## flow/run.sh

```bash
#!/bin/bash
# the make line also repeats each setting of config.mk as NAME=value (left out here)
make -C /OpenROAD-flow-scripts/flow DESIGN_CONFIG=/design/flow/config.mk WORK_HOME=/design/flow/orfs CLKGATE_MAP_FILE= finish
```

## flow/config.mk

```make
export PLATFORM = sky130hd
export DESIGN_NAME = ALU_16_bit
export DESIGN_NICKNAME = ALU_16_bit
export VERILOG_FILES = /design/flow/design.v
export SDC_FILE = /design/flow/constraint.sdc
export NUM_CORES = 4
export LEC_CHECK = 0
export CAP_MARGIN = 20
export CELL_PAD_IN_SITES_GLOBAL_PLACEMENT = 1
export CORE_ASPECT_RATIO = 1.02
export CORE_MARGIN = 5
export CORE_UTILIZATION = 64
export CTS_CLUSTER_SIZE = 91
export MIN_ROUTING_LAYER = met2
export PLACE_DENSITY_LB_ADDON = 0.18
export SETUP_SLACK_MARGIN = 0.22
export SLEW_MARGIN = 20
```

## flow/constraint.sdc

```tcl
create_clock -name core_clock -period 29.4 [get_ports {clk}]
set_input_delay 5.8800 -clock core_clock [delete_from_list [all_inputs] [get_ports {clk}]]
set_output_delay 5.8800 -clock core_clock [all_outputs]
set_load 0.01 [all_outputs]
```

## flow/design.v

```verilog
module ALU_16_bit(
input wire [15:0] A,
input wire [15:0] B,
input wire [3:0] ALU_FUN,
input wire clk,
output reg [15:0] ALU_OUT,
output reg Carry_Flag,
output reg Arith_Flag,
output reg Logic_Flag,
output reg CMP_Flag,
output reg Shift_Flag
);
reg [15:0] ALU_OUT_Comb;
always @ (*)
 begin
  Arith_Flag = 0;
  Logic_Flag = 0;
  CMP_Flag = 0;
  Shift_Flag = 0;
  Carry_Flag = 0;
  case (ALU_FUN)
    4'b0000: begin
	          {Carry_Flag, ALU_OUT_Comb} = A + B;
	          Arith_Flag = 1; 
			 end
	4'b0001: begin 
	          {Carry_Flag, ALU_OUT_Comb} = A - B;
	          Arith_Flag = 1;
 			 end
	4'b0010: begin 
	          ALU_OUT_Comb = A * B;
	          Arith_Flag = 1; 
			 end
	4'b0011: begin
	          if (B != 16'b0)
	           begin
			    ALU_OUT_Comb = A / B;
				Arith_Flag = 1;
			   end
			  else
			   begin
			    ALU_OUT_Comb = 16'b0;
				Arith_Flag = 1;
			   end
			 end
	4'b0100: begin 
	          ALU_OUT_Comb = A & B;
	          Logic_Flag = 1; 
			 end
	4'b0101: begin
	          ALU_OUT_Comb = A | B;
	          Logic_Flag = 1;
			 end
	4'b0110: begin 
	          ALU_OUT_Comb = ~ (A & B);
	          Logic_Flag = 1;
			 end
	4'b0111: begin
	          ALU_OUT_Comb = ~ (A | B);
	          Logic_Flag = 1;
			 end
	4'b1000: begin
	          ALU_OUT_Comb = A ^ B;
	          Logic_Flag = 1;
			 end
	4'b1001: begin 
	          ALU_OUT_Comb = ~ (A ^ B);
	          Logic_Flag = 1;
			 end
	4'b1010: begin
	          if (A == B)
	           begin
			    ALU_OUT_Comb = 16'b1;
				CMP_Flag = 1;
			   end
			  else
			   begin
			    ALU_OUT_Comb = 16'b0;
				CMP_Flag = 1;
			   end
			 end
	4'b1011: begin
	          if (A > B)
	           begin
			    ALU_OUT_Comb = 16'b10;
				CMP_Flag = 1;
			   end
			  else
			   begin
			    ALU_OUT_Comb = 16'b0;
				CMP_Flag = 1;
			   end
			 end
	4'b1100: begin
	          if (A < B)
	           begin
			    ALU_OUT_Comb = 16'b11;
				CMP_Flag = 1;
			   end
			  else
			   begin
			    ALU_OUT_Comb = 16'b0;
				CMP_Flag = 1;
			   end
			 end
	4'b1101: begin 
	          ALU_OUT_Comb = A >> 1 ;
	          Shift_Flag = 1;
			 end
	4'b1110: begin
           	  ALU_OUT_Comb = A << 1 ;
	          Shift_Flag = 1;
			 end
	default: ALU_OUT_Comb = 16'b0;
  endcase
 end
always @ (posedge clk)
 begin
  ALU_OUT <= ALU_OUT_Comb;
 end 
endmodule
```

==> impl_metrics.json, run 1 <==
{
  "top_area_cell": "ha_1",
  "topCellsByArea": "ha_1 21%, fa_1 12%, nand2_1 5.3%",
  "die_h_um": 160,
  "synth.avg_cell_area_um2": 7.32,
  "core_um2": 22000,
  "mux_share": 0.0272,
  "ys_ff": 16,
  "aoi_share": 0.278,
  "synth_top_area_share": 0.209,
  "yosys_cells": 1930,
  "adder_share": 0.325,
  "ys_top_cells_by_count": "236 x ha_1, 199 x nand2_1, 199 x nor2_1",
  "xor_share": 0.0700,
  "synth_nets": 2285,
  "logic_family": "adder cells",
  "dieWidth_um": 157,
  "ios": 58,
  "row_count": 55,
  "yosys_warnings": 1,
  "run_status": "aborted with a tool error",
  "ys_chip_area_um2": 14100,
  "error_line": "[ERROR FLW-0024] Place density exceeds 1.0 (current PLACE_DENSITY_LB_ADDON =  0.18). Please check if the value of  PLACE_DENSITY_LB_ADDON is between 0 and 0.99.",
  "haltStage": "3_3_place_gp",
  "synth-edff-count": 0,
  "die-area_um2": 25200,
  "fp_util": 0.644,
  "flop_cell": "dfxtp_1",
  "syn_inst": 1930,
  "top_cell": "ha_1",
  "synth_cell_types": 93,
  "synth-async-reset-ratio": 0,
  "netlist_area_um2": 14100,
  "simple_gate_share": 0.204,
  "synth_seq_share": 0.0227
}
==> run 2: changes to the inputs <==
Settings changed: ABC_AREA set to 1, CELL_PAD_IN_SITES_GLOBAL_PLACEMENT 1 to not set, CORE_ASPECT_RATIO 1.02 to not set, CORE_MARGIN 5 to 2, CORE_UTILIZATION 64 to 65, CTS_CLUSTER_DIAMETER set to 178, CTS_CLUSTER_SIZE 91 to 88, HOLD_SLACK_MARGIN set to 0.29, MIN_ROUTING_LAYER met2 to not set, PLACE_DENSITY_LB_ADDON 0.18 to not set, SETUP_SLACK_MARGIN 0.22 to -2.0, SLEW_MARGIN 20 to 40.
Clock period 29.4 ns to 27.0 ns, I/O delays scaled along.
==> impl_metrics.json, run 2 <==
{
  "dr.pass1.iters": 7,
  "cp_top_family": "simple AND/OR/NAND/NOR gates",
  "drv_slew": 0,
  "cts_buffer_depth": 2,
  "hp-class": "input pin to flip-flop",
  "ys_ff": 16,
  "place_inst": 2955,
  "gp_congestion": 1.06,
  "xor_share": 0.0528,
  "critPathLaunchType": "input pin",
  "required_ns": 27.08,
  "remaining_drc_errors": 0,
  "arrival_ns": 29.70,
  "viasPerCell": 6.19,
  "largestPowerGroup": "combinational cells",
  "hold_viol_final": 0,
  "maxSlewHeadroom": 0.336,
  "synth_cell_types": 63,
  "so.violations": "setup timing",
  "antenna_left": 0,
  "wl_per_cell_um": 20.6,
  "grt.overflow.total": 0,
  "mux_share": 0,
  "yosys_warnings": 1,
  "dp_slack_ns": -1.63,
  "internal_power_uw": 355,
  "grt_pass1_wl_um": 87600,
  "synth_seq_share": 0.0224,
  "crit_cells": 165,
  "logic_family": "adder cells",
  "min_delay_path_depth": 3,
  "run_status": "finished with violations",
  "root_buffer": "clkbuf_16",
  "clock.fmax_mhz": 33.8,
  "grt_max_degree": 22,
  "port-buffer-count": 57,
  "slowest_delay_ns": 0.78,
  "ys_top_cells_by_count": "561 x nand2_1, 413 x inv_1, 236 x ha_1",
  "dieWidth_um": 152,
  "numCtsBuffers": 3,
  "warning_count": 65,
  "num_vias": 18400,
  "crit_fanout": 10,
  "timing_worst_slew_pin_value_ns": 0.996,
  "simple_gate_share": 0.307,
  "pg_clk_uw": 33.0,
  "drt_first_iter_violations": 2464,
  "seqPwrFrac": 0.044,
  "flop_cell": "dfxtp_1",
  "ir_drop_v": 0.0000529,
  "synth-edff-count": 0,
  "top_area_cell": "ha_1",
  "syn_to_final_growth_pct": 30.9,
  "clock-sinks": 16,
  "grt.total_usage": 0.462,
  "hp-start": "ALU_FUN[0]",
  "ys_chip_area_um2": 14300,
  "setup_violations": 2,
  "stdcell_count": 2971,
  "timing.final.ws_setup_ns": -2.62,
  "hpwl_um": 43400,
  "wl_um": 61200,
  "netlist_area_um2": 14300,
  "yosys_cells": 2265,
  "syn_inst": 2265,
  "antenna_found_initial": 2,
  "slowest_stage": "a22oi_1",
  "row_count": 54,
  "synth_nets": 2620,
  "post-route-min-period_ns": 29.62,
  "p_per_area_nw_per_um2": 42.2,
  "adder_share": 0.322,
  "grt_pass1_vias": 17700,
  "p_leak_uw": 0.0105,
  "p_comb_uw": 721,
  "synth_top_area_share": 0.207,
  "finalSetupTns_ns": -3.52,
  "switchingPower_uw": 433,
  "cp-end-kind": "flip-flop",
  "fin_crit_sh": 1.10,
  "fill_cells": 1253,
  "power_uw": 789,
  "die_h_um": 152,
  "path_buffers": 28,
  "rsz0062_at_grt": "yes",
  "clkPwrFrac": 0.042,
  "top_cell": "nand2_1",
  "tritoncts": "built",
  "swShare": 0.549,
  "powerSeq_uw": 34.4,
  "aoi_share": 0.160,
  "htree_levels": 1,
  "cp-endpoint": "ALU_OUT[0]$_DFF_P_",
  "startpoint": "B[0]",
  "critPathKind": "input pin to flip-flop",
  "final_nets": 3048,
  "cpMostUsedCell": "nand2_1",
  "synth-async-reset-ratio": 0,
  "path_clk_slew_ns": 0.06,
  "antennaDiodeCount": 0,
  "min_to": "ALU_OUT[1]$_DFF_P_",
  "die-area_um2": 23200,
  "fp_util": 0.658,
  "maxCapViolCount": 0,
  "synth.avg_cell_area_um2": 6.30,
  "topCellsByArea": "ha_1 21%, nand2_1 15%, fa_1 12%",
  "comb_power_share": 0.915,
  "core_um2": 21700,
  "ios": 58
}
==> run 2: through the flow <==
step	area (um2)	utilization	hold WS [ns]
after floorplan	14300	-	5.61
after global placement	18100	0.832	6.14
after detailed placement	18100	0.833	6.14
after CTS	18100	0.836	5.93
after global routing	18700	0.861	5.99
final	18700	0.861	5.96
==> run 2: repair_timing <==
| action | CTS | global route |
|---|---|---|
| hold buffers | 0 | 0 |
| buffers inserted | 0 | 15 |
| resized | 0 | 100 |
| setup endpoints to repair | 0 | 2 |
==> run 2: layout make-up <==
| cell class | count | area [um2] | share of cell area |
|---|---|---|---|
| multi-input cells | 1749 | 12400 | 0.666 |
| inverters | 433 | 1640 | 0.0876 |
| well taps | 280 | 350 | 0.0188 |
| clock buffers | 3 | 75.1 | 0.00402 |
| flip-flops and latches | 16 | 320 | 0.0172 |
| repair buffers | 490 | 3850 | 0.206 |
==> run 2: layer usage <==
metal	vias up	share of wire	track usage
li1	8184	-	-
met3	487	0.13	0.100
met4	2	0.092	0.271
met1	8374	0.35	0.563
met2	1350	0.42	0.753
met5	-	0.00021	0
==> run 3: changes to the inputs <==
Settings changed: ABC_AREA 1 to not set, CORE_UTILIZATION 65 to 70, CTS_CLUSTER_DIAMETER 178 to 29, CTS_CLUSTER_SIZE 88 to 37, SETUP_SLACK_MARGIN -2.0 to 2.35, SLEW_MARGIN 40 to 20.
Clock period 27.0 ns to 15.5 ns, I/O delays scaled along.
==> impl_metrics.json, run 3 <==
{
  "adder_share": 0.325,
  "aoi_share": 0.278,
  "place_inst": 2642,
  "yosys_warnings": 1,
  "synth-async-reset-ratio": 0,
  "fp_util": 0.719,
  "logic_family": "adder cells",
  "top_area_cell": "ha_1",
  "synth_nets": 2285,
  "row_count": 51,
  "core_um2": 19700,
  "synth-edff-count": 0,
  "gp_congestion": 1.23,
  "port-buffer-count": 57,
  "synth.avg_cell_area_um2": 7.32,
  "synth_cell_types": 93,
  "synth_top_area_share": 0.209,
  "run_status": "aborted with a tool error",
  "ios": 58,
  "top_cell": "ha_1",
  "syn_inst": 1930,
  "topCellsByArea": "ha_1 21%, fa_1 12%, nand2_1 5.3%",
  "ys_ff": 16,
  "simple_gate_share": 0.204,
  "netlist_area_um2": 14100,
  "dp_slack_ns": -12.77,
  "xor_share": 0.0700,
  "flop_cell": "dfxtp_1",
  "die-area_um2": 21300,
  "hpwl_um": 59000,
  "die_h_um": 146,
  "ys_top_cells_by_count": "236 x ha_1, 199 x nand2_1, 199 x nor2_1",
  "ys_chip_area_um2": 14100,
  "error_line": "[ERROR DPL-0038] Utilization greater than 100%, impossible to legalize",
  "mux_share": 0.0272,
  "haltStage": "4_1_cts",
  "yosys_cells": 1930,
  "synth_seq_share": 0.0227,
  "dieWidth_um": 146
}
[run 3: stage by stage]
step	instance area [um2]	power [uW]	setup TNS (ns)	util
after floorplan	15000	1000	-32.96	-
after global placement	19000	1420	-37.67	0.967
after detailed placement	19000	1580	-49.76	0.967
==> run 4: changes to the inputs <==
Settings changed: CORE_UTILIZATION 70 to 57, CTS_CLUSTER_DIAMETER 29 to not set, CTS_CLUSTER_SIZE 37 to not set, HOLD_SLACK_MARGIN 0.29 to not set, SETUP_SLACK_MARGIN 2.35 to 5.0.
Clock period 15.5 ns to 17.6 ns, I/O delays scaled along.
==> impl_metrics.json, run 4 <==
{
  "run_status": "aborted with a tool error",
  "haltStage": "5_1_grt",
  "error_line": "[ERROR GRT-0232] Routing congestion too high. Check the congestion heatmap in the GUI.",
  "simple_gate_share": 0.204,
  "port-buffer-count": 57,
  "yosys_cells": 1930,
  "htree_levels": 1,
  "ys_ff": 16,
  "hpwl_um": 49700,
  "synth.avg_cell_area_um2": 7.32,
  "topCellsByArea": "ha_1 21%, fa_1 12%, nand2_1 5.3%",
  "ios": 58,
  "top_cell": "ha_1",
  "netlist_area_um2": 14100,
  "xor_share": 0.0700,
  "aoi_share": 0.278,
  "fp_util": 0.581,
  "root_buffer": "clkbuf_16",
  "syn_inst": 1930,
  "yosys_warnings": 1,
  "core_um2": 24300,
  "flop_cell": "dfxtp_1",
  "row_count": 57,
  "logic_family": "adder cells",
  "synth-async-reset-ratio": 0,
  "dpl-instance-area_um2": 19100,
  "top_area_cell": "ha_1",
  "synth_top_area_share": 0.209,
  "die_h_um": 161,
  "synth_nets": 2285,
  "die-area_um2": 26100,
  "clock-sinks": 16,
  "gp_congestion": 1.06,
  "ys_top_cells_by_count": "236 x ha_1, 199 x nand2_1, 199 x nor2_1",
  "dieWidth_um": 161,
  "ys_chip_area_um2": 14100,
  "adder_share": 0.325,
  "mux_share": 0.0272,
  "cts_buffer_depth": 2,
  "synth-edff-count": 0,
  "numCtsBuffers": 3,
  "synth_cell_types": 93,
  "cts_hold_buf": 0,
  "grt.overflow.total": 28,
  "synth_seq_share": 0.0227,
  "grt.total_usage": 0.773
}
==> run 4: per-layer routing <==
| layer | global-route usage | GRT overflow |
|---|---|---|
| met2 | 0.941 | 12 |
| met5 | 0.381 | 0 |
| met4 | 0.748 | 15 |
| met3 | 0.622 | 0 |
| met1 | 0.773 | 1 |
==> run 4: timing repair <==
action | CTS
cloned | 1
resized | 169
pin swaps | 146
endpoints found under the setup margin | 9
buffers inserted | 84
==> run 4: through the flow <==
step | setup slack, ns | cells | util
after CTS | -8.56 | 2798 | 0.842
after detailed placement | -10.21 | 2709 | 0.787
after global placement | -9.19 | 2709 | 0.787
after floorplan | -7.91 | 1930 | -
==> run 5: changes to the inputs <==
Settings changed: CORE_UTILIZATION 57 to 68, MAX_ROUTING_LAYER set to met4.
Clock period 17.6 ns to 31.8 ns, I/O delays scaled along.
==> impl_metrics.json, run 5 <==
{
  "grt.overflow.total": 879,
  "simple_gate_share": 0.204,
  "ys_chip_area_um2": 14100,
  "row_count": 52,
  "die-area_um2": 21900,
  "synth_top_area_share": 0.209,
  "clock-sinks": 16,
  "ys_top_cells_by_count": "236 x ha_1, 199 x nand2_1, 199 x nor2_1",
  "synth-edff-count": 0,
  "ys_ff": 16,
  "htree_levels": 1,
  "ios": 58,
  "hpwl_um": 41700,
  "numCtsBuffers": 3,
  "core_um2": 20300,
  "synth-async-reset-ratio": 0,
  "logic_family": "adder cells",
  "topCellsByArea": "ha_1 21%, fa_1 12%, nand2_1 5.3%",
  "synth_cell_types": 93,
  "gp_congestion": 1.24,
  "top_cell": "ha_1",
  "aoi_share": 0.278,
  "synth.avg_cell_area_um2": 7.32,
  "synth_nets": 2285,
  "flop_cell": "dfxtp_1",
  "synth_seq_share": 0.0227,
  "top_area_cell": "ha_1",
  "haltStage": "5_1_grt",
  "error_line": "[ERROR GRT-0232] Routing congestion too high. Check the congestion heatmap in the GUI.",
  "yosys_warnings": 1,
  "dpl-instance-area_um2": 15900,
  "dieWidth_um": 148,
  "run_status": "aborted with a tool error",
  "adder_share": 0.325,
  "die_h_um": 148,
  "yosys_cells": 1930,
  "cts_hold_buf": 0,
  "cts_buffer_depth": 2,
  "syn_inst": 1930,
  "xor_share": 0.0700,
  "root_buffer": "clkbuf_16",
  "port-buffer-count": 57,
  "place_inst": 2227,
  "fp_util": 0.696,
  "netlist_area_um2": 14100,
  "mux_share": 0.0272,
  "grt.total_usage": 0.968
}
## run 5: what timing repair did
item	in CTS
cloned	4
gates resized	231
setup endpoints to repair	3
pin swaps	138
buffers inserted	140
## run 5: metal layers
metal  global-route usage  GRT overflow
met1                0.924            75
met2                 1.10           505
met3                0.846            95
met4                 1.01           204
met5                    -             -
## run 5: metrics by stage
stage                     setup WS, ns  power (uW)  TNS (ns)  utilization  hold slack (ns)
after global placement           0.343         654         0        0.781             7.10
after floorplan                   3.45         488         0            -             6.60
after CTS                         3.01         749         0        0.879             6.70
after detailed placement        -0.315         674    -0.315        0.781             7.10
==> run 6: changes to the inputs <==
Settings changed: CORE_UTILIZATION 68 to 57, MAX_ROUTING_LAYER met4 to not set, SETUP_SLACK_MARGIN 5.0 to -1.62.
Clock period 31.8 ns to 17.2 ns, I/O delays scaled along.
==> impl_metrics.json, run 6 <==
{
  "ys_top_cells_by_count": "236 x ha_1, 199 x nand2_1, 199 x nor2_1",
  "cts_hold_buf": 0,
  "synth-async-reset-ratio": 0,
  "aoi_share": 0.278,
  "synth_nets": 2285,
  "clock-sinks": 16,
  "dieWidth_um": 161,
  "ys_ff": 16,
  "ios": 58,
  "topCellsByArea": "ha_1 21%, fa_1 12%, nand2_1 5.3%",
  "synth_seq_share": 0.0227,
  "adder_share": 0.325,
  "synth_cell_types": 93,
  "port-buffer-count": 57,
  "synth_top_area_share": 0.209,
  "synth-edff-count": 0,
  "fp_util": 0.581,
  "gp_congestion": 1.06,
  "top_area_cell": "ha_1",
  "cts_buffer_depth": 2,
  "top_cell": "ha_1",
  "ys_chip_area_um2": 14100,
  "netlist_area_um2": 14100,
  "synth.avg_cell_area_um2": 7.32,
  "syn_inst": 1930,
  "xor_share": 0.0700,
  "core_um2": 24300,
  "mux_share": 0.0272,
  "haltStage": "5_1_grt",
  "grt.total_usage": 0.752,
  "grt.overflow.total": 14,
  "root_buffer": "clkbuf_16",
  "yosys_warnings": 1,
  "die_h_um": 161,
  "row_count": 57,
  "logic_family": "adder cells",
  "htree_levels": 1,
  "flop_cell": "dfxtp_1",
  "numCtsBuffers": 3,
  "run_status": "aborted with a tool error",
  "simple_gate_share": 0.204,
  "hpwl_um": 49400,
  "place_inst": 2704,
  "die-area_um2": 26100,
  "error_line": "[ERROR GRT-0232] Routing congestion too high. Check the congestion heatmap in the GUI.",
  "yosys_cells": 1930,
  "dpl-instance-area_um2": 19100
}
## run 6: metrics by stage
step,total power [uW],TNS [ns],setup WS [ns],hold WS (ns)
after floorplan,902,-24.79,-8.23,3.68
after global placement,1310,-30.69,-9.32,4.18
after detailed placement,1360,-34.74,-10.14,4.18
after CTS,1480,-26.16,-8.51,4.04
## run 6: what timing repair did
item,in CTS
gates resized,185
endpoints found under the hold margin,0
setup buffers,81
setup endpoints to repair,5
pin swaps,99
## run 6: metal layers
layer  GRT usage  overflow
met2       0.920         5
met5       0.297         0
met1       0.749         0
met3       0.616         1
met4       0.723         8
==> run 7: changes to the inputs <==
Settings changed: SETUP_SLACK_MARGIN -1.62 to -2.0, SLEW_MARGIN 20 to 40.
Clock period 17.2 ns to 25.6 ns, I/O delays scaled along.
==> impl_metrics.json, run 7 <==
{
  "xor_share": 0.0700,
  "ys_ff": 16,
  "remaining_drc_errors": 0,
  "top_cell": "ha_1",
  "cp-end-kind": "flip-flop",
  "grt.overflow.total": 0,
  "finalSetupTns_ns": -7.24,
  "warning_count": 66,
  "fp_util": 0.581,
  "dieWidth_um": 161,
  "hold_viol_final": 0,
  "yosys_cells": 1930,
  "startpoint": "B[2]",
  "row_count": 57,
  "logic_family": "adder cells",
  "critPathLaunchType": "input pin",
  "switchingPower_uw": 547,
  "drt_first_iter_violations": 2826,
  "ios": 58,
  "grt.total_usage": 0.484,
  "hpwl_um": 48400,
  "tritoncts": "built",
  "postLayoutCoreUtil": 0.825,
  "flop_cell": "dfxtp_1",
  "drv_slew": 0,
  "fin_crit_sh": 1.16,
  "netlist_area_um2": 14100,
  "gp_congestion": 1.05,
  "clock-sinks": 16,
  "cts_hold_buf": 0,
  "synth.avg_cell_area_um2": 7.32,
  "cp-endpoint": "ALU_OUT[0]$_DFF_P_",
  "slowest_stage": "or4_4",
  "synth-async-reset-ratio": 0,
  "grt_pass1_wl_um": 99000,
  "rsz0062_at_grt": "yes",
  "simple_gate_share": 0.204,
  "wl_per_cell_um": 26.5,
  "hp-start": "B[15]",
  "cpMostUsedCell": "buf_4",
  "wl_met1_um": 24100,
  "path_clk_slew_ns": 0.06,
  "p_leak_uw": 0.00948,
  "regArea_um2": 320,
  "critPathKind": "input pin to flip-flop",
  "post-route-min-period_ns": 29.78,
  "core_um2": 24300,
  "aoi_share": 0.278,
  "synth_nets": 2285,
  "p_comb_uw": 944,
  "mux_share": 0.0272,
  "antennaDiodeCount": 0,
  "timing.final.ws_setup_ns": -4.18,
  "crit_fanout": 7,
  "antenna_found_initial": 4,
  "timing_worst_slew_pin_value_ns": 1.02,
  "met3_length_um": 10300,
  "num_vias": 19100,
  "ys_chip_area_um2": 14100,
  "setup_violations": 3,
  "so.violations": "setup timing",
  "antenna_left": 0,
  "grt_max_degree": 37,
  "syn_to_final_growth_pct": 42.0,
  "ir_drop_v": 0.0000645,
  "synth_seq_share": 0.0227,
  "fill_cells": 1481,
  "wl_um": 72600,
  "numCtsBuffers": 3,
  "cts_buffer_depth": 2,
  "p_per_area_nw_per_um2": 50.7,
  "top_area_cell": "ha_1",
  "htree_levels": 1,
  "met2_length_um": 30500,
  "ys_top_cells_by_count": "236 x ha_1, 199 x nand2_1, 199 x nor2_1",
  "port-buffer-count": 57,
  "min_delay_path_depth": 5,
  "hp-class": "input pin to flip-flop",
  "place_inst": 2680,
  "dpl-instance-area_um2": 18700,
  "cp_top_family": "AND-OR/OR-AND gates",
  "adder_share": 0.325,
  "stdcell_count": 2742,
  "swShare": 0.538,
  "grt_pass1_vias": 18200,
  "logic_area_um2": 14100,
  "run_status": "finished with violations",
  "pg_clk_uw": 36.7,
  "powerSeq_uw": 35.5,
  "largestPowerGroup": "combinational cells",
  "clkPwrFrac": 0.036,
  "design_area_um2": 20100,
  "synth_top_area_share": 0.209,
  "slowest_delay_ns": 0.58,
  "dr.pass1.iters": 10,
  "viasPerCell": 6.98,
  "internal_power_uw": 469,
  "required_ns": 25.75,
  "final_nets": 2774,
  "comb_power_share": 0.929,
  "min_to": "ALU_OUT[1]$_DFF_P_",
  "seqPwrFrac": 0.035,
  "die-area_um2": 26100,
  "topCellsByArea": "ha_1 21%, fa_1 12%, nand2_1 5.3%",
  "crit_cells": 117,
  "yosys_warnings": 1,
  "syn_inst": 1930,
  "maxCapViolCount": 0,
  "arrival_ns": 29.93,
  "synth-edff-count": 0,
  "clock.fmax_mhz": 33.6,
  "root_buffer": "clkbuf_16",
  "top_layer_used": "met5",
  "die_h_um": 161,
  "maxSlewHeadroom": 0.308,
  "synth_cell_types": 93,
  "path_buffers": 14
}
## run 7: timing repair
action                                  4_1_cts  5_1_grt
gates resized                                46      129
pin swaps                                    44       94
endpoints found under the setup margin        2        2
cloned                                        1        0
setup buffers                                27       37
hold endpoints to repair                      0        0
## run 7: area by class of cell
class	instances	area share
multi-input cells	1650	0.704
flip-flops and latches	16	0.0160
inverters	185	0.0347
clock buffers	4	0.00443
repair buffers	563	0.220
well taps	324	0.0202
## run 7: routing by layer
metal  track usage  vias to the layer above
met5             0                        -
met4         0.335                        6
met3         0.119                      710
met2         0.772                     1757
met1         0.572                     8744
li1              -                     7922
## run 7: per-stage QoR
step,setup slack [ns],total power (uW),hold WS (ns)
2_1_floorplan,-1.99,599,5.36
3_3_place_gp,-2.95,856,5.86
3_5_place_dp,-3.77,891,5.86
4_1_cts,-2.79,942,5.87
5_1_grt,-4.82,1070,5.86
6_report,-4.18,1020,5.88
==> run 8: changes to the inputs <==
Settings changed: ABC_AREA set to 1, CAP_MARGIN 20 to 5, CORE_MARGIN 2 to 5, CORE_UTILIZATION 57 to 65, CTS_CLUSTER_SIZE set to 67, MAX_ROUTING_LAYER set to met4, PLACE_DENSITY_LB_ADDON set to 0.14, SETUP_SLACK_MARGIN -2.0 to not set, SLEW_MARGIN 40 to 20, TNS_END_PERCENT set to 100.
Clock period 25.6 ns to 21.7 ns, I/O delays scaled along.
==> impl_metrics.json, run 8 <==
{
  "syn_inst": 2265,
  "hpwl_um": 46000,
  "die-area_um2": 25000,
  "fp_util": 0.658,
  "synth_cell_types": 63,
  "gp_congestion": 1.16,
  "top_cell": "nand2_1",
  "dieWidth_um": 158,
  "synth-edff-count": 0,
  "topCellsByArea": "ha_1 21%, nand2_1 15%, fa_1 12%",
  "root_buffer": "clkbuf_16",
  "yosys_cells": 2265,
  "simple_gate_share": 0.307,
  "place_inst": 2989,
  "ios": 58,
  "flop_cell": "dfxtp_1",
  "run_status": "aborted with a tool error",
  "ys_top_cells_by_count": "561 x nand2_1, 413 x inv_1, 236 x ha_1",
  "synth_top_area_share": 0.207,
  "error_line": "[ERROR DPL-0038] Utilization greater than 100%, impossible to legalize",
  "aoi_share": 0.160,
  "synth-async-reset-ratio": 0,
  "numCtsBuffers": 3,
  "synth_seq_share": 0.0224,
  "logic_family": "adder cells",
  "dpl-instance-area_um2": 19000,
  "cts_hold_buf": 0,
  "cts_buffer_depth": 2,
  "adder_share": 0.322,
  "die_h_um": 158,
  "row_count": 54,
  "core_um2": 21700,
  "xor_share": 0.0528,
  "haltStage": "5_1_grt",
  "htree_levels": 1,
  "netlist_area_um2": 14300,
  "port-buffer-count": 57,
  "top_area_cell": "ha_1",
  "synth.avg_cell_area_um2": 6.30,
  "synth_nets": 2620,
  "yosys_warnings": 1,
  "ys_ff": 16,
  "ys_chip_area_um2": 14300,
  "mux_share": 0,
  "clock-sinks": 16
}
==> run 8: stage by stage <==
step / setup slack [ns] / setup TNS [ns] / utilization
floorplan: -2.74 / -3.92 / -
global placement: -4.20 / -8.44 / 0.874
detailed placement: -5.56 / -12.46 / 0.874
CTS: -3.98 / -7.26 / 0.907
==> run 8: timing repair <==
item	in CTS
pin swaps	47
gates resized	106
endpoints found under the hold margin	0
setup endpoints to repair	4
buffers inserted	21
cloned	1
==> run 9: changes to the inputs <==
Settings changed: CAP_MARGIN 5 to 0, CELL_PAD_IN_SITES_GLOBAL_PLACEMENT set to 0, CORE_MARGIN 5 to 2, CORE_UTILIZATION 65 to 72, CTS_CLUSTER_DIAMETER set to 112, CTS_CLUSTER_SIZE 67 to 74, HOLD_SLACK_MARGIN set to 0.13, MAX_ROUTING_LAYER met4 to met5, PLACE_DENSITY_LB_ADDON 0.14 to not set, TNS_END_PERCENT 100 to not set.
Clock period 21.7 ns to 24.7 ns, I/O delays scaled along.
==> impl_metrics.json, run 9 <==
{
  "mux_share": 0,
  "dpl-instance-area_um2": 18800,
  "syn_inst": 2265,
  "simple_gate_share": 0.307,
  "fp_util": 0.733,
  "synth-async-reset-ratio": 0,
  "synth.avg_cell_area_um2": 6.30,
  "aoi_share": 0.160,
  "dieWidth_um": 145,
  "topCellsByArea": "ha_1 21%, nand2_1 15%, fa_1 12%",
  "gp_congestion": 1.25,
  "synth_cell_types": 63,
  "ys_top_cells_by_count": "561 x nand2_1, 413 x inv_1, 236 x ha_1",
  "die-area_um2": 21000,
  "adder_share": 0.322,
  "top_area_cell": "ha_1",
  "xor_share": 0.0528,
  "dp_slack_ns": -4.09,
  "row_count": 51,
  "synth_top_area_share": 0.207,
  "yosys_cells": 2265,
  "top_cell": "nand2_1",
  "core_um2": 19500,
  "yosys_warnings": 1,
  "error_line": "[ERROR DPL-0038] Utilization greater than 100%, impossible to legalize",
  "hpwl_um": 53900,
  "logic_family": "adder cells",
  "synth_nets": 2620,
  "port-buffer-count": 57,
  "synth-edff-count": 0,
  "flop_cell": "dfxtp_1",
  "ios": 58,
  "netlist_area_um2": 14300,
  "run_status": "aborted with a tool error",
  "synth_seq_share": 0.0224,
  "haltStage": "4_1_cts",
  "ys_chip_area_um2": 14300,
  "ys_ff": 16,
  "die_h_um": 145
}
==> run 9: per-stage QoR <==
step | instances | hold WS [ns]
2_1_floorplan | 2265 | 5.15
3_3_place_gp | 2952 | 5.70
3_5_place_dp | 2952 | 5.71
==> run 10: changes to the inputs <==
Settings changed: CAP_MARGIN 0 to 20, CELL_PAD_IN_SITES_GLOBAL_PLACEMENT 0 to not set, CTS_CLUSTER_DIAMETER 112 to not set, CTS_CLUSTER_SIZE 74 to 94, HOLD_SLACK_MARGIN 0.13 to not set, MAX_ROUTING_LAYER met5 to not set, PLACE_DENSITY set to 0.43.
Clock period 24.7 ns to 32.5 ns, I/O delays scaled along.
==> impl_metrics.json, run 10 <==
{
  "hpwl_um": 39300,
  "cp-endpoint": "ALU_OUT[0]$_DFF_P_",
  "path_buffers": 26,
  "clkPwrFrac": 0.051,
  "cts_buffer_depth": 2,
  "warning_count": 64,
  "htree_levels": 1,
  "arrival_ns": 31.40,
  "required_ns": 32.64,
  "final_nets": 2676,
  "powerSeq_uw": 27.7,
  "run_status": "finished clean",
  "antennaDiodeCount": 0,
  "top_cell": "nand2_1",
  "clock.fmax_mhz": 32.0,
  "wl_um": 52500,
  "post-route-min-period_ns": 31.26,
  "internal_power_uw": 250,
  "crit_cells": 159,
  "fin_crit_sh": 0.962,
  "yosys_warnings": 1,
  "cpMostUsedCell": "nand2_1",
  "min_delay_path_depth": 3,
  "timing.final.ws_setup_ns": 1.24,
  "cp-end-kind": "flip-flop",
  "maxSlewHeadroom": 0.156,
  "ir_drop_v": 0.0000388,
  "die-area_um2": 21000,
  "numCtsBuffers": 3,
  "fill_cells": 1374,
  "adder_share": 0.322,
  "cts_hold_buf": 0,
  "antenna_left": 0,
  "simple_gate_share": 0.307,
  "dp_slack_ns": 0.0000462,
  "largestPowerGroup": "combinational cells",
  "slowest_delay_ns": 0.64,
  "switchingPower_uw": 338,
  "hp-class": "input pin to flip-flop",
  "grt_pass1_wl_um": 78800,
  "yosys_cells": 2265,
  "critPathLaunchType": "input pin",
  "ys_top_cells_by_count": "561 x nand2_1, 413 x inv_1, 236 x ha_1",
  "gp_congestion": 1.10,
  "p_leak_uw": 0.00874,
  "row_count": 51,
  "synth_nets": 2620,
  "ios": 58,
  "synth_top_area_share": 0.207,
  "dr.pass1.iters": 7,
  "path_clk_slew_ns": 0.06,
  "synth_cell_types": 63,
  "hold_viol_final": 0,
  "drt_first_iter_violations": 1894,
  "antenna_found_initial": 0,
  "timing_worst_slew_pin_value_ns": 1.23,
  "top_area_cell": "ha_1",
  "grt_max_degree": 23,
  "grt.overflow.total": 0,
  "grt.total_usage": 0.482,
  "comb_power_share": 0.901,
  "port-buffer-count": 57,
  "seqPwrFrac": 0.047,
  "p_comb_uw": 530,
  "hp-start": "ALU_FUN[1]",
  "remaining_drc_errors": 0,
  "ys_chip_area_um2": 14300,
  "p_per_area_nw_per_um2": 37.4,
  "ys_ff": 16,
  "logic_family": "adder cells",
  "slowest_stage": "clkdlybuf4s50_1",
  "root_buffer": "clkbuf_16",
  "pg_clk_uw": 30.2,
  "cp_top_family": "simple AND/OR/NAND/NOR gates",
  "synth-edff-count": 0,
  "syn_to_final_growth_pct": 10.2,
  "startpoint": "B[2]",
  "regArea_um2": 320,
  "min_to": "ALU_OUT[1]$_DFF_P_",
  "synth-async-reset-ratio": 0,
  "mux_share": 0,
  "tritoncts": "built",
  "critPathKind": "input pin to flip-flop",
  "synth.avg_cell_area_um2": 6.30,
  "maxCapViolCount": 0,
  "aoi_share": 0.160,
  "num_vias": 16600,
  "logic_area_um2": 12300,
  "synth_seq_share": 0.0224,
  "viasPerCell": 6.44,
  "fp_util": 0.733,
  "netlist_area_um2": 14300,
  "swShare": 0.575,
  "drv_slew": 0,
  "flop_cell": "dfxtp_1",
  "die_h_um": 145,
  "core_um2": 19500,
  "dieWidth_um": 145,
  "clock-sinks": 16,
  "crit_fanout": 13,
  "syn_inst": 2265,
  "finalSetupTns_ns": 0,
  "grt_pass1_vias": 15800,
  "wl_per_cell_um": 20.3,
  "setup_violations": 0,
  "topCellsByArea": "ha_1 21%, nand2_1 15%, fa_1 12%",
  "xor_share": 0.0528
}
[run 10: cell type report]
| cell class | count | share of cell area |
|---|---|---|
| Inverter | 433 | 0.105 |
| Sequential cell | 16 | 0.0204 |
| Clock buffer | 4 | 0.00565 |
| Timing Repair Buffer | 115 | 0.0649 |
| Timing Repair inverter | 3 | 0.00127 |
| Tap cell | 265 | 0.0211 |
| Multi-Input combinational cell | 1749 | 0.782 |
[run 10: repair_timing]
action | 4_1_cts | 5_1_grt
setup endpoints to repair | 0 | 2
gates resized | 0 | 75
buffers inserted | 0 | 29
[run 10: routing by layer]
| metal | vias to the layer above | part of all wire | GRT usage |
|---|---|---|---|
| li1 | 7462 | - | - |
| met1 | 7552 | 0.36 | 0.585 |
| met2 | 1271 | 0.42 | 0.733 |
| met3 | 357 | 0.15 | 0.156 |
| met4 | 0 | 0.072 | 0.310 |
| met5 | - | 0 | 0 |
[run 10: stage by stage]
stage / power [uW] / std cells / cell area [um2] / util / hold WS [ns]
global placement: 491 / 2548 / 15100 / 0.775 / 7.24
detailed placement: 525 / 2548 / 15100 / 0.775 / 7.24
finish: 588 / 2585 / 15700 / 0.808 / 7.05
floorplan: 390 / 2265 / 14300 / - / 6.71
CTS: 558 / 2552 / 15200 / 0.779 / 7.03
global route: 649 / 2585 / 15700 / 0.808 / 7.10
==> run 11: changes to the inputs <==
Settings changed: ABC_AREA 1 to not set, CORE_UTILIZATION 72 to 40, CTS_CLUSTER_SIZE 94 to not set, PLACE_DENSITY 0.43 to not set, SETUP_SLACK_MARGIN set to -2.0.
Clock period 32.5 ns to 30.6 ns, I/O delays scaled along.
==> impl_metrics.json, run 11 <==
{
  "grt_pass1_vias": 15800,
  "warning_count": 62,
  "setup_violations": 1,
  "slowest_stage": "or4b_2",
  "antennaDiodeCount": 0,
  "mux_share": 0.0272,
  "finalSetupTns_ns": -0.276,
  "so.violations": "setup timing",
  "maxSlewHeadroom": 0.227,
  "arrival_ns": 31.05,
  "remaining_drc_errors": 0,
  "yosys_warnings": 1,
  "viasPerCell": 6.19,
  "cp-end-kind": "flip-flop",
  "cpMostUsedCell": "ha_1",
  "clkPwrFrac": 0.046,
  "crit_cells": 118,
  "ys_ff": 16,
  "grt_max_degree": 37,
  "comb_power_share": 0.916,
  "internal_power_uw": 339,
  "required_ns": 30.77,
  "htree_levels": 1,
  "switchingPower_uw": 442,
  "path_buffers": 15,
  "netlist_area_um2": 14100,
  "die_h_um": 192,
  "ys_chip_area_um2": 14100,
  "ys_top_cells_by_count": "236 x ha_1, 199 x nand2_1, 199 x nor2_1",
  "drv_slew": 0,
  "power_uw": 781,
  "numCtsBuffers": 3,
  "synth_seq_share": 0.0227,
  "num_vias": 16100,
  "top_area_cell": "ha_1",
  "adder_share": 0.325,
  "grt.total_usage": 0.330,
  "cts_hold_buf": 0,
  "post-route-min-period_ns": 30.88,
  "topCellsByArea": "ha_1 21%, fa_1 12%, nand2_1 5.3%",
  "synth-async-reset-ratio": 0,
  "place_inst": 2605,
  "p_leak_uw": 0.00794,
  "hold_viol_final": 0,
  "simple_gate_share": 0.204,
  "critPathKind": "input pin to flip-flop",
  "grtUsageMet2": 0.527,
  "hp-start": "A[14]",
  "antenna_left": 0,
  "maxCapViolCount": 0,
  "dp_slack_ns": -0.851,
  "p_comb_uw": 716,
  "syn_inst": 1930,
  "port-buffer-count": 57,
  "timing.final.ws_setup_ns": -0.276,
  "yosys_cells": 1930,
  "grt.overflow.total": 0,
  "cp-endpoint": "ALU_OUT[0]$_DFF_P_",
  "die-area_um2": 36800,
  "timing_worst_slew_pin_value_ns": 1.16,
  "postLayoutCoreUtil": 0.489,
  "synth_top_area_share": 0.209,
  "swShare": 0.566,
  "path_clk_slew_ns": 0.07,
  "run_status": "finished with violations",
  "grt_pass1_wl_um": 92400,
  "tritoncts": "built",
  "logic_family": "adder cells",
  "ios": 58,
  "post-cts-setup-buffer-count": 0,
  "hp-class": "input pin to flip-flop",
  "synth.avg_cell_area_um2": 7.32,
  "cts_buffer_depth": 2,
  "global_route.usage.met3": 0.0515,
  "clock-sinks": 16,
  "min_to": "ALU_OUT[15]$_DFF_P_",
  "flop_cell": "dfxtp_1",
  "crit_fanout": 10,
  "synth-edff-count": 0,
  "row_count": 68,
  "fin_crit_sh": 1.01,
  "gp_congestion": 0.999,
  "aoi_share": 0.278,
  "dr.pass1.iters": 6,
  "hpwl_um": 47500,
  "wl_um": 61200,
  "dieWidth_um": 192,
  "fp_util": 0.408,
  "gr-usage-met1": 0.443,
  "ir_drop_v": 0.000131,
  "p_per_area_nw_per_um2": 46.1,
  "powerSeq_uw": 29.8,
  "xor_share": 0.0700,
  "pg_clk_uw": 35.6,
  "critPathLaunchType": "input pin",
  "seqPwrFrac": 0.038,
  "final_nets": 2510,
  "stdcell_count": 2609,
  "clock.fmax_mhz": 32.4,
  "cp_top_family": "AND-OR/OR-AND gates",
  "min_delay_path_depth": 6,
  "synth_nets": 2285,
  "core_um2": 34600,
  "drt_first_iter_violations": 1600,
  "grt_busiest_layer": "met2",
  "synth_cell_types": 93,
  "largestPowerGroup": "combinational cells",
  "syn_to_final_growth_pct": 19.9,
  "wl_per_cell_um": 23.4,
  "antenna_found_initial": 2,
  "root_buffer": "clkbuf_16",
  "startpoint": "B[12]",
  "slowest_delay_ns": 0.63,
  "top_cell": "ha_1"
}
==> run 11: metrics by stage <==
| stage | hold WS (ns) | cell area (um2) |
|---|---|---|
| floorplan | 6.36 | 14100 |
| global placement | 6.86 | 16800 |
| detailed placement | 6.86 | 16800 |
| CTS | 6.89 | 16900 |
| global route | 6.94 | 16900 |
| finish | 6.91 | 16900 |
==> run 11: per-layer routing <==
| metal | vias up | wire (um) |
|---|---|---|
| li1 | 7387 | - |
| met1 | 7807 | 26100 |
| met2 | 786 | 26600 |
| met3 | 159 | 5780 |
| met4 | 4 | 2680 |
| met5 | - | 30 |
==> run 11: repair_timing <==
action,CTS,global route
endpoints found under the setup margin,0,1
hold endpoints to repair,0,0
resized,0,21
==> run 11: final cells by class <==
cell class	count	area [um2]
fill	3447	17700
multi-input combinational	1649	12900
timing repair buffer	300	2410
inverter	185	694
tap	455	569
sequential	16	320
clock buffer	4	88.8
==> run 12: changes to the inputs <==
Settings changed: CORE_UTILIZATION 40 to 57, SETUP_SLACK_MARGIN -2.0 to 5.0.
Clock period 30.6 ns to 18.5 ns, I/O delays scaled along.
==> impl_metrics.json, run 12 <==
{
  "critPathLaunchType": "input pin",
  "core_um2": 24300,
  "grt_pass1_vias": 18200,
  "cp-end-kind": "flip-flop",
  "hp-start": "B[15]",
  "seqPwrFrac": 0.033,
  "dieWidth_um": 161,
  "yosys_warnings": 1,
  "clock-sinks": 16,
  "simple_gate_share": 0.204,
  "drt_first_iter_violations": 4189,
  "ys_ff": 16,
  "fp_util": 0.581,
  "maxCapViolCount": 0,
  "grt.overflow.total": 0,
  "design_area_um2": 21000,
  "grt_max_degree": 37,
  "so.violations": "setup timing",
  "syn_inst": 1930,
  "ir_drop_v": 0.000325,
  "slowest_delay_ns": 0.60,
  "synth_seq_share": 0.0227,
  "logic_family": "adder cells",
  "aoi_share": 0.278,
  "warning_count": 67,
  "ys_top_cells_by_count": "236 x ha_1, 199 x nand2_1, 199 x nor2_1",
  "topCellsByArea": "ha_1 21%, fa_1 12%, nand2_1 5.3%",
  "num_vias": 21000,
  "cpMostUsedCell": "buf_4",
  "powerSeq_uw": 51.6,
  "hold_viol_final": 0,
  "crit_cells": 116,
  "wl_per_cell_um": 29.4,
  "yosys_cells": 1930,
  "die_h_um": 161,
  "synth_cell_types": 93,
  "cp-endpoint": "ALU_OUT[0]$_DFF_P_",
  "rsz0062_at_grt": "yes",
  "synth.avg_cell_area_um2": 7.32,
  "min_delay_path_depth": 5,
  "p_per_area_nw_per_um2": 73.6,
  "pg_clk_uw": 58.5,
  "hp-class": "input pin to flip-flop",
  "synth_top_area_share": 0.209,
  "cp_top_family": "AND-OR/OR-AND gates",
  "maxSlewHeadroom": 0.0306,
  "p_comb_uw": 1440,
  "row_count": 57,
  "antenna_found_initial": 3,
  "fin_crit_sh": 1.58,
  "antenna_left": 0,
  "switchingPower_uw": 867,
  "root_buffer": "clkbuf_16",
  "die-area_um2": 26100,
  "ios": 58,
  "grt_pass1_wl_um": 98800,
  "gp_congestion": 1.08,
  "hpwl_um": 49500,
  "grt.total_usage": 0.484,
  "swShare": 0.561,
  "synth-async-reset-ratio": 0,
  "required_ns": 18.66,
  "drv_slew": 0,
  "setup_violations": 6,
  "dr.pass1.iters": 17,
  "flop_cell": "dfxtp_1",
  "critPathKind": "input pin to flip-flop",
  "viasPerCell": 7.43,
  "xor_share": 0.0700,
  "tritoncts": "built",
  "port-buffer-count": 57,
  "wl_um": 82900,
  "numCtsBuffers": 3,
  "cts_buffer_depth": 2,
  "clkPwrFrac": 0.038,
  "run_status": "finished with violations",
  "htree_levels": 1,
  "comb_power_share": 0.929,
  "timing.final.ws_setup_ns": -10.73,
  "remaining_drc_errors": 0,
  "internal_power_uw": 680,
  "top_cell": "ha_1",
  "adder_share": 0.325,
  "crit_fanout": 9,
  "syn_to_final_growth_pct": 48.8,
  "synth-edff-count": 0,
  "slowest_stage": "or4_4",
  "arrival_ns": 29.39,
  "final_nets": 2854,
  "path_clk_slew_ns": 0.07,
  "post-route-min-period_ns": 29.23,
  "dpl-instance-area_um2": 19200,
  "netlist_area_um2": 14100,
  "timing_worst_slew_pin_value_ns": 1.44,
  "min_to": "ALU_OUT[1]$_DFF_P_",
  "top_area_cell": "ha_1",
  "p_leak_uw": 0.00990,
  "mux_share": 0.0272,
  "clock.fmax_mhz": 34.2,
  "path_buffers": 19,
  "postLayoutCoreUtil": 0.864,
  "startpoint": "B[6]",
  "ys_chip_area_um2": 14100,
  "largestPowerGroup": "combinational cells",
  "synth_nets": 2285
}
-- run 12: metal layers --
metal  wire (um)  track usage  vias to the layer above
li1            -            -                     8096
met1       26400        0.592                     9403
met2       31900        0.746                     2387
met3       14200        0.141                     1088
met4       10400        0.310                        2
met5           7            0                        -
-- run 12: final cells by class --
class,count,area (um2)
diodes,1,2.50
clock buffers,4,88.8
fillers,1127,3300
inverters,185,697
multi-input cells,1650,14400
flip-flops and latches,16,320
well taps,324,405
repair buffers,643,5080
-- run 12: what timing repair did --
action	CTS	global route
pin swaps	53	139
gates cloned	0	1
setup endpoints to repair	9	9
buffers inserted	35	66
hold buffers	0	0
gates resized	45	202
-- run 12: stage by stage --
step	setup WS [ns]	std cells	TNS [ns]	hold slack [ns]	total power (uW)
2_1_floorplan	-7.19	1930	-19.52	3.94	839
3_3_place_gp	-8.46	2716	-24.91	4.44	1240
3_5_place_dp	-9.35	2716	-29.30	4.44	1280
4_1_cts	-8.32	2755	-24.32	4.40	1360
5_1_grt	-10.64	2822	-34.54	4.30	1610
6_report	-10.73	2823	-35.15	4.27	1550
==> run 13: changes to the inputs <==
Settings changed: ABC_AREA set to 1, CAP_MARGIN 20 to 0, CELL_PAD_IN_SITES_GLOBAL_PLACEMENT set to 0, CORE_UTILIZATION 57 to 68, CTS_CLUSTER_DIAMETER set to 112, CTS_CLUSTER_SIZE set to 74, HOLD_SLACK_MARGIN set to 0.29, MAX_ROUTING_LAYER set to met5, SETUP_SLACK_MARGIN 5.0 to not set.
Clock period 18.5 ns to 25.2 ns, I/O delays scaled along.
==> impl_metrics.json, run 13 <==
{
  "topCellsByArea": "ha_1 21%, nand2_1 15%, fa_1 12%",
  "logic_family": "adder cells",
  "synth_top_area_share": 0.207,
  "synth_cell_types": 63,
  "gp_congestion": 1.18,
  "run_status": "aborted with a tool error",
  "cts_buffer_depth": 2,
  "top_area_cell": "ha_1",
  "hpwl_um": 47100,
  "grt.total_usage": 0.872,
  "port-buffer-count": 57,
  "aoi_share": 0.160,
  "yosys_cells": 2265,
  "yosys_warnings": 1,
  "synth_nets": 2620,
  "row_count": 52,
  "dieWidth_um": 149,
  "simple_gate_share": 0.307,
  "ios": 58,
  "root_buffer": "clkbuf_16",
  "ys_top_cells_by_count": "561 x nand2_1, 413 x inv_1, 236 x ha_1",
  "synth-edff-count": 0,
  "grt.overflow.total": 323,
  "netlist_area_um2": 14300,
  "numCtsBuffers": 3,
  "fp_util": 0.698,
  "xor_share": 0.0528,
  "haltStage": "5_1_grt",
  "clock-sinks": 16,
  "htree_levels": 1,
  "synth-async-reset-ratio": 0,
  "mux_share": 0,
  "die_h_um": 149,
  "synth_seq_share": 0.0224,
  "synth.avg_cell_area_um2": 6.30,
  "die-area_um2": 22200,
  "adder_share": 0.322,
  "syn_inst": 2265,
  "top_cell": "nand2_1",
  "error_line": "[ERROR GRT-0116] Global routing finished with congestion. Check the congestion regions in the DRC Viewer.",
  "flop_cell": "dfxtp_1",
  "ys_ff": 16,
  "core_um2": 20400,
  "ys_chip_area_um2": 14300
}
run 13: stage by stage:
stage / setup WS (ns) / std cells / utilization / cell area [um2]
detailed placement: -3.14 / 2959 / 0.916 / 18700
global placement: -1.28 / 2959 / 0.916 / 18700
floorplan: 0.0158 / 2265 / - / 14900
CTS: -1.13 / 3022 / 0.967 / 19800
run 13: repair_timing:
| item | in CTS |
|---|---|
| setup endpoints to repair | 2 |
| pin swaps | 88 |
| gates cloned | 2 |
| buffers inserted | 57 |
| hold buffers | 0 |
| resized | 136 |
run 13: metal layers:
metal,GRT overflow,GRT usage
met5,7,0.491
met4,99,0.920
met3,14,0.754
met2,191,1.02
met1,12,0.841
==> run 14: changes to the inputs <==
Settings changed: CAP_MARGIN 0 to 5, CELL_PAD_IN_SITES_GLOBAL_PLACEMENT 0 to not set, CORE_UTILIZATION 68 to 72, CTS_CLUSTER_DIAMETER 112 to not set, CTS_CLUSTER_SIZE 74 to 94, HOLD_SLACK_MARGIN 0.29 to not set, MAX_ROUTING_LAYER met5 to not set, PLACE_DENSITY set to 0.43, TNS_END_PERCENT set to 20.
Clock period 25.2 ns to 17.7 ns, I/O delays scaled along.
==> impl_metrics.json, run 14 <==
{
  "yosys_warnings": 1,
  "synth_top_area_share": 0.207,
  "port-buffer-count": 57,
  "ys_top_cells_by_count": "561 x nand2_1, 413 x inv_1, 236 x ha_1",
  "gp_congestion": 1.24,
  "synth_seq_share": 0.0224,
  "fp_util": 0.733,
  "yosys_cells": 2265,
  "syn_inst": 2265,
  "netlist_area_um2": 14300,
  "synth.avg_cell_area_um2": 6.30,
  "haltStage": "4_1_cts",
  "synth_nets": 2620,
  "synth-async-reset-ratio": 0,
  "dpl-instance-area_um2": 18900,
  "logic_family": "adder cells",
  "adder_share": 0.322,
  "core_um2": 19500,
  "row_count": 51,
  "die-area_um2": 21000,
  "run_status": "aborted with a tool error",
  "top_cell": "nand2_1",
  "topCellsByArea": "ha_1 21%, nand2_1 15%, fa_1 12%",
  "hpwl_um": 54200,
  "error_line": "[ERROR DPL-0038] Utilization greater than 100%, impossible to legalize",
  "flop_cell": "dfxtp_1",
  "top_area_cell": "ha_1",
  "die_h_um": 145,
  "ys_ff": 16,
  "xor_share": 0.0528,
  "aoi_share": 0.160,
  "mux_share": 0,
  "synth-edff-count": 0,
  "ios": 58,
  "simple_gate_share": 0.307,
  "synth_cell_types": 63,
  "ys_chip_area_um2": 14300,
  "dieWidth_um": 145
}
==> run 14: metrics by stage <==
step | setup slack (ns) | util | hold WS [ns] | instances
after floorplan | -5.94 | - | 3.75 | 2265
after global placement | -7.17 | 0.971 | 4.30 | 2968
after detailed placement | -10.06 | 0.971 | 4.31 | 2968
==> run 15: changes to the inputs <==
Settings changed: CAP_MARGIN 5 to 20, CORE_UTILIZATION 72 to 57, CTS_CLUSTER_SIZE 94 to not set, PLACE_DENSITY 0.43 to not set, SETUP_SLACK_MARGIN set to -0.06, TNS_END_PERCENT 20 to not set.
Clock period 17.7 ns to 17.0 ns, I/O delays scaled along.
==> impl_metrics.json, run 15 <==
{
  "clock-sinks": 16,
  "aoi_share": 0.160,
  "ys_top_cells_by_count": "561 x nand2_1, 413 x inv_1, 236 x ha_1",
  "synth-async-reset-ratio": 0,
  "synth_cell_types": 63,
  "ys_ff": 16,
  "root_buffer": "clkbuf_16",
  "cts_buffer_depth": 2,
  "port-buffer-count": 57,
  "synth_nets": 2620,
  "ys_chip_area_um2": 14300,
  "haltStage": "5_1_grt",
  "yosys_cells": 2265,
  "synth_seq_share": 0.0224,
  "row_count": 57,
  "yosys_warnings": 1,
  "netlist_area_um2": 14300,
  "htree_levels": 1,
  "synth.avg_cell_area_um2": 6.30,
  "ios": 58,
  "dieWidth_um": 162,
  "run_status": "aborted with a tool error",
  "cts_hold_buf": 0,
  "die-area_um2": 26300,
  "xor_share": 0.0528,
  "topCellsByArea": "ha_1 21%, nand2_1 15%, fa_1 12%",
  "mux_share": 0,
  "simple_gate_share": 0.307,
  "adder_share": 0.322,
  "grt.total_usage": 0.857,
  "gp_congestion": 1.09,
  "logic_family": "adder cells",
  "syn_inst": 2265,
  "grt.overflow.total": 426,
  "fp_util": 0.583,
  "hpwl_um": 45100,
  "flop_cell": "dfxtp_1",
  "core_um2": 24500,
  "synth-edff-count": 0,
  "error_line": "[ERROR GRT-0232] Routing congestion too high. Check the congestion heatmap in the GUI.",
  "top_area_cell": "ha_1",
  "synth_top_area_share": 0.207,
  "die_h_um": 162,
  "numCtsBuffers": 3,
  "top_cell": "nand2_1"
}
==> run 15: metrics by stage <==
stage / setup slack (ns) / cell area [um2] / setup TNS, ns / util / std cells
floorplan: -6.50 / 15000 / -16.76 / - / 2265
global placement: -8.11 / 19200 / -24.95 / 0.786 / 3060
detailed placement: -8.94 / 19200 / -28.61 / 0.786 / 3060
CTS: -6.88 / 21500 / -19.94 / 0.877 / 3199
==> run 15: timing repair <==
action | CTS
setup buffers | 133
pin swaps | 193
setup endpoints to repair | 6
gates cloned | 3
resized | 294
==> run 15: layer usage <==
metal,global-route usage,GRT overflow
met1,0.826,13
met2,1.02,266
met5,0.515,2
met4,0.889,132
met3,0.724,13
==> run 16: changes to the inputs <==
Settings changed: ABC_AREA 1 to not set, CAP_MARGIN 20 to 40, CORE_MARGIN 2 to 9, CORE_UTILIZATION 57 to 40, CTS_CLUSTER_DIAMETER set to 204, CTS_CLUSTER_SIZE set to 99, GPL_ROUTABILITY_DRIVEN set to 0, SETUP_SLACK_MARGIN -0.06 to not set, TNS_END_PERCENT set to 20.
Clock period 17.0 ns to 31.0 ns, I/O delays scaled along.
==> impl_metrics.json, run 16 <==
{
  "top_cell": "ha_1",
  "top_area_cell": "ha_1",
  "p_comb_uw": 694,
  "critPathKind": "input pin to flip-flop",
  "ys_chip_area_um2": 14100,
  "ios": 58,
  "hp-start": "B[15]",
  "post-route-min-period_ns": 30.07,
  "whs_ns": 6.81,
  "wl_per_cell_um": 23.2,
  "path_clk_slew_ns": 0.07,
  "final_nets": 2462,
  "ys_ff": 16,
  "numCtsBuffers": 3,
  "hold_viol_final": 0,
  "antenna_left": 0,
  "logic_family": "adder cells",
  "cp_top_family": "AND-OR/OR-AND gates",
  "yosys_warnings": 1,
  "netlist_area_um2": 14100,
  "port-buffer-count": 57,
  "drt_first_iter_violations": 1956,
  "clkPwrFrac": 0.045,
  "maxSlewHeadroom": 0.372,
  "path_buffers": 18,
  "ir_drop_v": 0.0000660,
  "required_ns": 31.18,
  "fp_util": 0.407,
  "flop_cell": "dfxtp_1",
  "startpoint": "B[1]",
  "switchingPower_uw": 421,
  "slowest_delay_ns": 0.68,
  "clock-sinks": 16,
  "drv_slew": 0,
  "grt_pass1_vias": 15100,
  "tritoncts": "built",
  "root_buffer": "clkbuf_16",
  "grt.total_usage": 0.265,
  "grt.overflow.total": 0,
  "yosys_cells": 1930,
  "synth-edff-count": 0,
  "largestPowerGroup": "combinational cells",
  "crit_fanout": 9,
  "dr.pass1.iters": 9,
  "finalSetupTns_ns": 0,
  "timing_worst_slew_pin_value_ns": 0.941,
  "clock.fmax_mhz": 33.3,
  "seqPwrFrac": 0.038,
  "syn_inst": 1930,
  "syn_to_final_growth_pct": 22.6,
  "synth_nets": 2285,
  "critPathLaunchType": "input pin",
  "p_leak_uw": 0.00792,
  "antenna_found_initial": 0,
  "mux_share": 0.0272,
  "die-area_um2": 42400,
  "warning_count": 62,
  "p_per_area_nw_per_um2": 43.7,
  "simple_gate_share": 0.204,
  "core_um2": 34700,
  "aoi_share": 0.278,
  "ys_top_cells_by_count": "236 x ha_1, 199 x nand2_1, 199 x nor2_1",
  "comb_power_share": 0.917,
  "cp-endpoint": "ALU_OUT[0]$_DFF_P_",
  "synth_top_area_share": 0.209,
  "pg_clk_uw": 34.0,
  "run_status": "finished clean",
  "row_count": 68,
  "antennaDiodeCount": 0,
  "hp-class": "input pin to flip-flop",
  "arrival_ns": 30.24,
  "xor_share": 0.0700,
  "adder_share": 0.325,
  "die_h_um": 206,
  "htree_levels": 1,
  "dieWidth_um": 206,
  "internal_power_uw": 336,
  "remaining_drc_errors": 0,
  "grt_pass1_wl_um": 87600,
  "hpwl_um": 44500,
  "synth_cell_types": 93,
  "topCellsByArea": "ha_1 21%, fa_1 12%, nand2_1 5.3%",
  "setup_violations": 0,
  "synth_seq_share": 0.0227,
  "synth-async-reset-ratio": 0,
  "min_to": "ALU_OUT[0]$_DFF_P_",
  "synth.avg_cell_area_um2": 7.32,
  "crit_cells": 118,
  "grt_max_degree": 37,
  "swShare": 0.556,
  "cp-end-kind": "flip-flop",
  "wl_um": 59300,
  "fin_crit_sh": 0.970,
  "slowest_stage": "clkdlybuf4s50_1",
  "postLayoutCoreUtil": 0.499,
  "maxCapViolCount": 0,
  "cpMostUsedCell": "buf_4",
  "num_vias": 16100,
  "viasPerCell": 6.30,
  "powerSeq_uw": 28.5,
  "min_delay_path_depth": 5,
  "cts_buffer_depth": 2
}
## run 16: layout make-up
| type | count | area [um2] |
|---|---|---|
| repair buffers | 251 | 2110 |
| multi-input cells | 1650 | 13500 |
| well taps | 455 | 569 |
| inverters | 185 | 694 |
| flip-flops and latches | 16 | 320 |
| clock buffers | 4 | 88.8 |
| fillers | 3388 | 17400 |
## run 16: metrics by stage
step / cell area [um2] / std cells / setup WS [ns] / power (uW)
floorplan: 14100 / 1930 / 0.0720 / 481
global placement: 16100 / 2508 / -0.675 / 664
detailed placement: 16100 / 2513 / -0.901 / 674
CTS: 16300 / 2519 / 0.00742 / 715
global route: 17300 / 2561 / -0.302 / 823
finish: 17300 / 2561 / 0.934 / 757
## run 16: routing by layer
layer / track usage / vias up / part of all wire
met5: 0 / - / 0
met4: 0.123 / 0 / 0.057
met3: 0.0426 / 223 / 0.11
met2: 0.423 / 962 / 0.44
met1: 0.345 / 7630 / 0.40
li1: - / 7307 / -
## run 16: timing repair
item	CTS	global route
setup buffers	2	40
cloned	0	1
pin swaps	4	58
hold buffers	0	0
gates resized	24	150
setup endpoints to repair	1	2
==> run 17: changes to the inputs <==
Settings changed: ABC_AREA set to 1, CELL_PAD_IN_SITES_GLOBAL_PLACEMENT set to 1, CORE_ASPECT_RATIO set to 0.5, CORE_UTILIZATION 40 to 59, CTS_CLUSTER_SIZE 99 to 65, GPL_TIMING_DRIVEN set to 0, HOLD_SLACK_MARGIN set to 0.06, PLACE_DENSITY set to 0.41, SLEW_MARGIN 20 to 10, TNS_END_PERCENT 20 to 5.
==> impl_metrics.json, run 17 <==
{
  "run_status": "aborted with a tool error",
  "haltStage": "3_3_place_gp",
  "error_line": "[ERROR GPL-0301] Utilization 100.561 % exceeds 100%.",
  "row_count": 39,
  "synth-edff-count": 0,
  "netlist_area_um2": 14300,
  "top_area_cell": "ha_1",
  "simple_gate_share": 0.307,
  "mux_share": 0,
  "die-area_um2": 30400,
  "flop_cell": "dfxtp_1",
  "top_cell": "nand2_1",
  "ys_top_cells_by_count": "561 x nand2_1, 413 x inv_1, 236 x ha_1",
  "yosys_cells": 2265,
  "adder_share": 0.322,
  "topCellsByArea": "ha_1 21%, nand2_1 15%, fa_1 12%",
  "core_um2": 23300,
  "synth_top_area_share": 0.207,
  "ys_chip_area_um2": 14300,
  "synth_cell_types": 63,
  "yosys_warnings": 1,
  "logic_family": "adder cells",
  "xor_share": 0.0528,
  "fp_util": 0.613,
  "synth_seq_share": 0.0224,
  "dieWidth_um": 238,
  "synth-async-reset-ratio": 0,
  "ios": 58,
  "synth_nets": 2620,
  "aoi_share": 0.160,
  "syn_inst": 2265,
  "synth.avg_cell_area_um2": 6.30,
  "ys_ff": 16,
  "die_h_um": 128
}
==> run 18: changes to the inputs <==
Settings changed: ABC_AREA 1 to 0, CAP_MARGIN 40 to 25, CELL_PAD_IN_SITES_GLOBAL_PLACEMENT 1 to 0, CORE_ASPECT_RATIO 0.5 to not set, CORE_MARGIN 9 to 2, CORE_UTILIZATION 59 to 57, CTS_CLUSTER_DIAMETER 204 to 112, CTS_CLUSTER_SIZE 65 to not set, GPL_ROUTABILITY_DRIVEN 0 to not set, GPL_TIMING_DRIVEN 0 to not set, HOLD_SLACK_MARGIN 0.06 to 0.13, MAX_ROUTING_LAYER set to met5, PLACE_DENSITY 0.41 to not set, SLEW_MARGIN 10 to 20, TNS_END_PERCENT 5 to not set.
Clock period 31.0 ns to 29.2 ns, I/O delays scaled along.
==> impl_metrics.json, run 18 <==
{
  "top_area_cell": "ha_1",
  "grt.total_usage": 0.486,
  "ys_chip_area_um2": 14100,
  "grt.overflow.total": 0,
  "final_nets": 2796,
  "logic_family": "adder cells",
  "p_per_area_nw_per_um2": 47.4,
  "die-area_um2": 26100,
  "yosys_cells": 1930,
  "dr.pass1.iters": 14,
  "ys_ff": 16,
  "synth_cell_types": 93,
  "slowest_delay_ns": 0.73,
  "fp_util": 0.581,
  "tritoncts": "built",
  "viasPerCell": 7.38,
  "p_leak_uw": 0.00964,
  "dpl-instance-area_um2": 18400,
  "warning_count": 64,
  "synth_top_area_share": 0.209,
  "ir_drop_v": 0.000137,
  "powerSeq_uw": 31.3,
  "crit_cells": 119,
  "antenna_left": 0,
  "design_area_um2": 20500,
  "arrival_ns": 31.36,
  "top_cell": "ha_1",
  "core_um2": 24300,
  "synth_seq_share": 0.0227,
  "largestPowerGroup": "combinational cells",
  "topCellsByArea": "ha_1 21%, fa_1 12%, nand2_1 5.3%",
  "syn_inst": 1930,
  "logic_area_um2": 14300,
  "numCtsBuffers": 3,
  "fill_cells": 1302,
  "gp_congestion": 1.06,
  "wl_um": 81300,
  "path_clk_slew_ns": 0.07,
  "whs_ns": 6.38,
  "required_ns": 29.36,
  "critPathKind": "input pin to flip-flop",
  "comb_power_share": 0.933,
  "drt_first_iter_violations": 4139,
  "grt_pass1_vias": 17900,
  "cp_top_family": "AND-OR/OR-AND gates",
  "startpoint": "B[12]",
  "aoi_share": 0.278,
  "setup_violations": 2,
  "adder_share": 0.325,
  "regArea_um2": 320,
  "syn_to_final_growth_pct": 44.7,
  "root_buffer": "clkbuf_16",
  "hp-start": "B[15]",
  "critPathLaunchType": "input pin",
  "hold_viol_final": 0,
  "seqPwrFrac": 0.032,
  "crit_fanout": 7,
  "switchingPower_uw": 550,
  "synth.avg_cell_area_um2": 7.32,
  "cts_buffer_depth": 2,
  "grt_pass1_wl_um": 98800,
  "cp-endpoint": "ALU_OUT[0]$_DFF_P_",
  "yosys_warnings": 1,
  "cp-end-kind": "flip-flop",
  "cpMostUsedCell": "ha_4",
  "wl_per_cell_um": 29.4,
  "simple_gate_share": 0.204,
  "xor_share": 0.0700,
  "min_delay_path_depth": 5,
  "clock.fmax_mhz": 32.1,
  "post-route-min-period_ns": 31.20,
  "hp-class": "input pin to flip-flop",
  "netlist_area_um2": 14100,
  "swShare": 0.567,
  "synth-async-reset-ratio": 0,
  "hpwl_um": 48600,
  "port-buffer-count": 57,
  "clkPwrFrac": 0.034,
  "htree_levels": 1,
  "min_to": "ALU_OUT[0]$_DFF_P_",
  "num_vias": 20400,
  "antenna_found_initial": 6,
  "remaining_drc_errors": 0,
  "p_comb_uw": 906,
  "ios": 58,
  "flop_cell": "dfxtp_1",
  "run_status": "finished with violations",
  "dieWidth_um": 161,
  "pg_clk_uw": 33.3,
  "grt_max_degree": 37,
  "fin_crit_sh": 1.07,
  "path_buffers": 18,
  "timing_worst_slew_pin_value_ns": 1.33,
  "clock-sinks": 16,
  "timing.final.ws_setup_ns": -2.00,
  "drv_slew": 0,
  "internal_power_uw": 420,
  "mux_share": 0.0272,
  "cts_hold_buf": 0,
  "slowest_stage": "nor4_4",
  "die_h_um": 161,
  "row_count": 57,
  "synth-edff-count": 0,
  "so.violations": "setup timing",
  "maxCapViolCount": 0,
  "synth_nets": 2285,
  "ys_top_cells_by_count": "236 x ha_1, 199 x nand2_1, 199 x nor2_1",
  "maxSlewHeadroom": 0.113
}
run 18: final cells by class:
cell class / instances / share of cell area
repair buffers: 586 / 0.227
clock buffers: 4 / 0.00434
flip-flops and latches: 16 / 0.0157
well taps: 324 / 0.0198
diodes: 3 / 0.000367
multi-input cells: 1649 / 0.699
inverters: 185 / 0.0341
run 18: what timing repair did:
action	4_1_cts	5_1_grt
cloned	0	1
resized	65	254
buffers inserted	15	54
setup endpoints to repair	1	2
pin swaps	32	139
run 18: through the flow:
| step | instances | total power, uW | TNS (ns) | setup WS [ns] | util |
|---|---|---|---|---|---|
| 2_1_floorplan | 1930 | 515 | 0 | 0.00395 | - |
| 3_3_place_gp | 2689 | 785 | -0.629 | -0.629 | 0.758 |
| 3_5_place_dp | 2689 | 813 | -1.56 | -1.56 | 0.758 |
| 4_1_cts | 2708 | 862 | 0 | 0.0121 | 0.779 |
| 5_1_grt | 2765 | 1010 | -2.85 | -2.24 | 0.841 |
| 6_report | 2767 | 970 | -2.40 | -2.00 | 0.841 |
run 18: metal layers:
metal	global-route usage	up-vias	part of all wire
li1	-	7979	-
met3	0.141	1063	0.17
met5	0	-	0.0012
met1	0.579	9198	0.31
met4	0.359	6	0.13
met2	0.742	2182	0.39
No activity file was given, so power comes from the tool's default toggle rates.
